==> run a: inputs <==
Design divider, start of the top module:
module divider (
    input div_clk,
    input resetn,
    input div,
    input div_signed,
    input [31:0] x,
    input [31:0] y,
    output [31:0] s,
    output [31:0] r,
    output complete
);
    (*MAX_FANOUT = 50*) reg [64:0] rem;
    reg [31:0] quot;
    reg [31:0] quotM;
    reg [32:0] divisor;
    reg [ 5:0] cout;
    (*MAX_FANOUT = 50*) reg [ 4:0] current_state;
    reg [ 4:0] next_state;
    reg [31:0] x_abs_reg;
    reg [31:0] y_abs_reg;
    wire [31:0] s_abs;
    wire [31:0] r_abs;
    wire s_sign;
    wire r_sign;
    wire [31:0] x_abs;
    wire [31:0] y_abs;
    oppo oppo1(x, x[31] & div_signed, x_abs);
    oppo oppo2(y, y[31] & div_signed, y_abs);
    assign s_sign = x[31] ^ y[31];
    assign r_sign = x[31];
    always @(posedge div_clk) begin
        if (~resetn) begin
            x_abs_reg <= 0;
            y_abs_reg <= 0;
        end
        else if (current_state[0] & div)
            x_abs_reg <= x_abs;
            y_abs_reg <= y_abs;
    end
    wire [31:0] lzd_in;
    wire [ 4:0] lzd_out;
    wire [ 5:0] shft_amt;
    wire long_shft;
    wire short_shft;
    wire [ 5:0] lzd_shamt;
    wire [ 5:0] min_shamt;
    wire quot_one;
    wire [32:0] result;  
    wire zero;
    wire [64:0] shft_src;
    wire [64:0] shft_out;
    wire [32:0] add_A;
  ...
clock: 11.8 ns
lec_check: 0
abc_area: 1
cap_margin: 30
cell_pad_in_sites_detail_placement: 0
core_margin: 2
core_utilization: 40
cts_cluster_diameter: 264
cts_cluster_size: 12
max_routing_layer: met5
min_routing_layer: met1
slew_margin: 25
run.sh (not shown) runs the stock make flow with config.mk's settings and CLKGATE_MAP_FILE=.
==> run b: changes against run a <==
- ABC_AREA: 1 -> unset
- CAP_MARGIN: 30 -> 20
- CELL_PAD_IN_SITES_DETAIL_PLACEMENT: 0 -> unset
- CORE_UTILIZATION: 40 -> 71
- CTS_CLUSTER_DIAMETER: 264 -> 364
- CTS_CLUSTER_SIZE: 12 -> 100
- MAX_ROUTING_LAYER: met5 -> unset
- MIN_ROUTING_LAYER: met1 -> unset
- PLACE_DENSITY: unset -> 0.39
- SLEW_MARGIN: 25 -> 20
- TNS_END_PERCENT: unset -> 5
==> flow/constraint.sdc (replaced) <==
create_clock -name core_clock -period 4.75 [get_ports {div_clk}]
set_input_delay 0.9500 -clock core_clock [delete_from_list [all_inputs] [get_ports {div_clk}]]
set_output_delay 0.9500 -clock core_clock [all_outputs]
set_load 0.01 [all_outputs]
==> run c: changes against run a <==
- ABC_AREA: 1 -> unset
- CAP_MARGIN: 30 -> 20
- CELL_PAD_IN_SITES_DETAIL_PLACEMENT: 0 -> unset
- CORE_UTILIZATION: 40 -> 58
- CTS_CLUSTER_DIAMETER: 264 -> unset
- CTS_CLUSTER_SIZE: 12 -> 58
- MAX_ROUTING_LAYER: met5 -> unset
- MIN_ROUTING_LAYER: met1 -> unset
- SETUP_SLACK_MARGIN: unset -> 1.14
- SLEW_MARGIN: 25 -> 20
- TNS_END_PERCENT: unset -> 5
==> flow/constraint.sdc (replaced) <==
create_clock -name core_clock -period 9.24 [get_ports {div_clk}]
set_input_delay 1.8480 -clock core_clock [delete_from_list [all_inputs] [get_ports {div_clk}]]
set_output_delay 1.8480 -clock core_clock [all_outputs]
set_load 0.01 [all_outputs]
==> results.json <==
{
  "logic_family": "AND-OR/OR-AND gates",
  "final.setup.worst_slack_ps": 679,
  "timing.final.crit_period_ps": 8560,
  "run_status": "no timing/DRC/antenna violations",
  "nonClockInverterCount": 88
}
# the run above: run c

==> results.json <==
{
  "grt.met3_usage_pct": 69.1,
  "firstError": "[ERROR GRT-0232] Routing congestion too high. Check the congestion heatmap in the GUI.",
  "syn-cell-area_um2": 32200,
  "failed_stage": "5_1_grt",
  "grt_busiest_layer": "met2",
  "floorplanUtilization_pct": 71.4,
  "coreArea_um2": 45100,
  "run_status": "stopped before the end",
  "globalRoute.totalOverflow": 617,
  "logic_family": "AND-OR/OR-AND gates"
}
# the run above: run b

==> results.json <==
{
  "run_status": "no timing/DRC/antenna violations",
  "final.setup.worst_slack_ps": 1250,
  "logic_family": "simple AND/OR/NAND/NOR gates",
  "nonClockInverterCount": 543,
  "timing.final.crit_period_ps": 10550
}
# the run above: run a

